== alpha ==
==> flow/design.v (excerpt) <==
module CicFilter
#(
	parameter N = 4,	 
	parameter M = 1,	 
	parameter InDataWidth	=	14,
	parameter OutDataWidth	=	32,
	parameter DecimCntWidth	=	7
)
(
	input Clk_i,
	input Rst_i,
	input [2:0]	DecimFactor_i,
	input [InDataWidth-1:0] Data_i,
	input DataNd_i,
	output [OutDataWidth-1:0] Data_o,
	output DataValid_o
);
Size in the first run: about 3000 cells after synthesis, ~53 I/O pins, ~0.027 mm² of cells after synthesis.
export LEC_CHECK = 0
export CAP_MARGIN = 20
export CORE_MARGIN = 2
export CORE_UTILIZATION = 21
export SLEW_MARGIN = 25
create_clock -name core_clock -period 4.0 [get_ports {Clk_i}]
run.sh (not shown) runs the stock make flow with config.mk's settings and CLKGATE_MAP_FILE=.
Relative to alpha, the following input files were edited for beta:
- CORE_UTILIZATION changed from 21 to 72
- SETUP_SLACK_MARGIN newly set to 0.84
- SLEW_MARGIN changed from 25 to 20
- PLACE_DENSITY newly set to 0.35
- the clock period (ns, I/O delays scaled along) changed from 4.0 to 2.92
beta failed in global routing (5_1_grt) with GRT-0232.
CTS sink count: alpha vs beta identical
alpha has a lower post-cts sizing count than beta.
alpha -> beta: final HPWL from detailed placement increased by more than 10%
beta vs alpha, area of the die went down by about 70%.
From alpha to beta the numbers moved as follows: post-placement cell count saw a decrease; number of buffers created by CTS decreased by 1 relative to the old numbers.
Diff alpha -> beta: number of buffers added for setup after CTS went up, post-synthesis cell area did not really move.
Compared with alpha, beta shows height of the die lower by about 45%.
Going from alpha to beta, the worst setup slack before clock tree synthesis was found to have gone down by 670 ps.
> inputs changed (beta -> gamma)
- HOLD_SLACK_MARGIN newly set to -0.07
- PLACE_DENSITY removed (was 0.35)
- CTS_CLUSTER_SIZE newly set to 22
- SETUP_SLACK_MARGIN removed (was 0.84)
- CTS_CLUSTER_DIAMETER newly set to 358
- the clock period (ns, I/O delays scaled along) changed from 2.92 to 2.88
Results
Across both runs, post-placement cell count was higher for gamma than for beta.
Placed wire-length estimate after detailed placement | gamma below beta
Complete run, failing final checks: gamma, reason setup timing.
Compared with beta, gamma shows a lower count of H-tree levels built during CTS.

---

CicFilter again, from the RTL that the note above started with.
clock: 2.92 ns
lec_check: 0
cap_margin: 20
core_margin: 2
core_utilization: 72
place_density: 0.35
setup_slack_margin: 0.83
slew_margin: 20
The first run failed in global routing.
Change:
CORE_UTILIZATION = 66   (was 72)
PLACE_DENSITY = unset   (was 0.35)
SETUP_SLACK_MARGIN = unset   (was 0.83)
clock period = 3.6 ns   (was 2.92 ns; I/O delays follow)
What happened: With this change the flow finished clean. Synthesized cell count does not change. Synthesized area does not change. Die size grows by 8.9%.
Change:
CORE_UTILIZATION = 72   (was 66)
PLACE_DENSITY = 0.35   (was unset)
SETUP_SLACK_MARGIN = 0.87   (was unset)
clock period = 2.92 ns   (was 3.6 ns; I/O delays follow)
Effect: The changed run ended with an error in global routing with GRT-0232; die area went down by 8.2%; area after synthesis does not change; synthesized cell count does not change.

---

CicFilter again, from the RTL that the note above started with.
Settings: LEC_CHECK=0, CAP_MARGIN=20, CORE_MARGIN=2, CORE_UTILIZATION=72, CTS_CLUSTER_DIAMETER=395, CTS_CLUSTER_SIZE=14, PLACE_DENSITY_LB_ADDON=0.24, SETUP_SLACK_MARGIN=-0.14, SLEW_MARGIN=20; clock period 1.54 ns.
The first run did not get past clock tree synthesis (4_1_cts) on DPL-0038.
Rerun with:
- CTS_CLUSTER_DIAMETER: 395 -> unset
- CTS_CLUSTER_SIZE: 14 -> unset
- PLACE_DENSITY: unset -> 0.35
- PLACE_DENSITY_LB_ADDON: 0.24 -> unset
- SETUP_SLACK_MARGIN: -0.14 -> 0.86
- clock period: 1.54 -> 2.92 ns (I/O delays scaled with it)
Now the flow failed in global routing (5_1_grt) on GRT-0232; area after synthesis does not change; die area is unchanged; synthesized cell count does not change.

---

ember:
Starting RTL as in the previous note.
## CicFilter
module CicFilter
#(
	parameter N = 4,	 
	parameter M = 1,	 
	parameter InDataWidth	=	14,
	parameter OutDataWidth	=	32,
	parameter DecimCntWidth	=	7
)
(
	input Clk_i,
	input Rst_i,
	input [2:0]	DecimFactor_i,
	input [InDataWidth-1:0] Data_i,
	input DataNd_i,
	output [OutDataWidth-1:0] Data_o,
	output DataValid_o
);
clock: 1.54 ns
lec_check: 0
cap_margin: 40
core_margin: 2
core_utilization: 72
cts_cluster_diameter: 395
cts_cluster_size: 14
place_density_lb_addon: 0.24
setup_slack_margin: 0.46
slew_margin: 20
ember: aborted in clock tree synthesis (tool error)
Relative to ember, the following input files were edited for delta:
- CTS_CLUSTER_SIZE: 14 -> unset
- SETUP_SLACK_MARGIN: 0.46 -> -0.27
- CTS_CLUSTER_DIAMETER: 395 -> 356
- CAP_MARGIN: 40 -> 20
- PLACE_DENSITY_LB_ADDON: 0.24 -> unset
- the clock period (ns, I/O delays scaled along): 1.54 -> 2.75
--- outcome ---
Placed wire-length estimate: delta vs ember down 34000 um
For die footprint, ember and delta come out practically identical.
delta never completed; the flow aborted with a tool error in global routing.
Re synthesized netlist net count: no difference whatsoever between ember and delta.
Re area inside the core boundary: no difference whatsoever between ember and delta.
Relative to ember, delta improves setup slack at placement.
delta: routability congestion estimate is about 3.7% lower than what ember reported.
From ember to delta the numbers moved as follows: number of placed instances with taps included decreased by 13% relative to the old numbers; mux contribution to synthesized area closely matched the old numbers; yosys synthesis chip area closely matched the old numbers; area fraction in full adders, half adders and majority gates closely matched the old numbers.
Input changes introduced in lagoon (baseline for comparison: delta):
- changing CORE_UTILIZATION from 72 to 40
- removing CTS_CLUSTER_DIAMETER (formerly 356)
- removing SETUP_SLACK_MARGIN (formerly -0.27)
- changing the clock period (ns, I/O delays scaled along) from 2.75 to 4.0
==> comparison <==
lagoon completed; timing, DRC and antenna clean
Compare delta and lagoon | initial core utilization lower: lagoon
Summary of lagoon over delta: post-CTS setup-driven buffer insertion count went down; post-DP HPWL saw a decrease; number of rows created at floorplan rose 24; chip area rose by about 80%.
The following lists how xenon was set up differently from lagoon:
- MIN_ROUTING_LAYER newly set to met1
- CELL_PAD_IN_SITES_GLOBAL_PLACEMENT newly set to 3
- SLEW_MARGIN changed from 20 to 30
- PLACE_DENSITY_LB_ADDON newly set to 0.1
Findings:
xenon completed; timing, DRC and antenna clean. Looking at worst slew margin relative to its limit, xenon sits 2.7 points higher than lagoon does. Relative to lagoon, final worst-path cycle share has gone down in xenon.
Input changes introduced in onyx (baseline for comparison: xenon):
- CTS_CLUSTER_SIZE newly set to 22
- CORE_UTILIZATION changed from 40 to 72
- PLACE_DENSITY_LB_ADDON removed (was 0.1)
- CELL_PAD_IN_SITES_GLOBAL_PLACEMENT removed (was 3)
- MIN_ROUTING_LAYER removed (was met1)
- SLEW_MARGIN changed from 30 to 20
- the clock period (ns, I/O delays scaled along) changed from 4.0 to 3.04
### Flow results
Relative to xenon, layout overhead on the synthesized area increased by 3.1 points in onyx. Status onyx: flow complete, layout not clean - negative setup slack. Total half-perimeter wirelength after legalization and detailed placement on onyx is ahead of xenon. Between onyx and xenon, it is onyx whose non-clock buffer count is higher, by 126. Compared with xenon, in onyx combined global-route utilization of all metal layers higher, maximum frequency from static timing analysis saw an increase, initial core utilization increased by 33 points relative to the old numbers, starting DRC count in detailed routing now sits higher, die area now sits lower.
diff inputs: onyx => tundra
- removing CTS_CLUSTER_SIZE (formerly 22)
- changing CORE_UTILIZATION from 72 to 40
- changing the clock period (ns, I/O delays scaled along) from 3.04 to 3.6
- tundra: done, clean on timing, DRC and antenna
- In terms of number of signal-net inverters in the final layout, tundra and onyx differ only marginally.
- The I/O pin count on onyx is in line with that on tundra.
- The via count of the routed design of tundra is lower than that of onyx.
- tundra vs. onyx: minimum setup slack in the final design increased by 370 ps relative to the old numbers; multi-input combinational cell area decreased by about 3.7% relative to the old numbers.
- Compared to onyx, tundra has hold slack 69 ps higher.

---

== raven ==
Starting RTL as in the previous note.
export LEC_CHECK = 0
export ABC_AREA = 1
export CAP_MARGIN = 20
export CORE_MARGIN = 2
export CORE_UTILIZATION = 72
export CTS_CLUSTER_DIAMETER = 237
export CTS_CLUSTER_SIZE = 99
export PLACE_DENSITY = 0.38
export SLEW_MARGIN = 20
export TNS_END_PERCENT = 10
create_clock -name core_clock -period 1.87 [get_ports {Clk_i}]
raven | ERROR | 5_1_grt
For garnet, these inputs were changed with respect to raven:
Settings: removing TNS_END_PERCENT (formerly 10); removing PLACE_DENSITY (formerly 0.38); setting SETUP_SLACK_MARGIN to -0.14 for the first time; removing ABC_AREA (formerly 1); removing CTS_CLUSTER_DIAMETER (formerly 237); removing CTS_CLUSTER_SIZE (formerly 99); changing the clock period (ns, I/O delays scaled along) from 1.87 to 1.54.
## What came out
garnet did not make it past 4_1_cts, where a tool error ended it.
Looking at number of placed cells counting well taps, garnet sits 1652 lower than raven does.
garnet vs raven: placed wire-length estimate after detailed placement up in garnet
NOTE cell count listed in synth_stat.txt raven->garnet decreased by more than a quarter
Chip area line of the yosys report, garnet and raven, higher one = raven.
Setup changes, garnet to violet
Settings: CTS_CLUSTER_DIAMETER now 302, previously not set; SETUP_SLACK_MARGIN no longer set, was -0.14; CORE_UTILIZATION now 68, was 72; the clock period (ns, I/O delays scaled along) now 2.01, was 1.54.
==> comparison <==
- violet never completed, since it errored out during 4_1_cts.
- Total placed instance area was higher in garnet than in violet.
- Post-placement cell count of violet falls short of that of garnet slightly.
- Diff garnet -> violet | die outline height | increase of 5.6 microns
- Compared with garnet, violet shows a higher standard cell core area.
- Detailed-placement wirelength estimate ended up 20% lower on violet than on garnet.
- Synthesized cell area came out exactly the same in garnet and violet.
- garnet → violet: area of the die has increased; starting density of the core has decreased; portion of netlist area occupied by mux cells has remained practically unchanged; yosys stat chip area essentially unchanged.
Here is what was changed in the inputs of sierra compared with violet.
Settings: a change of CORE_UTILIZATION from 68 to 72; an added SETUP_SLACK_MARGIN of 0.47; an added CTS_CLUSTER_SIZE of 22; an added PLACE_DENSITY_LB_ADDON of 0.28; a change of CTS_CLUSTER_DIAMETER from 302 to 352; a change of the clock period (ns, I/O delays scaled along) from 2.01 to 3.04.
--- outcome ---
- sierra: GRT-0232 in 5_1_grt -> run aborted
- sierra ends up with lower half-perimeter wire length after placement than violet does.
- Pre-placement core utilization in sierra is 4.0 points above violet.
- Floorplan core area on sierra is ahead of violet.
- Going from violet to sierra, proportion of synthesized area in mux cells did not really move; die area moved down; number of cells produced by synthesis about even; placement-stage cell area fell by about 17%; total placed cells including tap cells fell by 17%.
- The post-synthesis instance area of sierra and that of violet are within noise of each other.
- Relative to violet, the height of the die measured on sierra has decreased by a few percent.
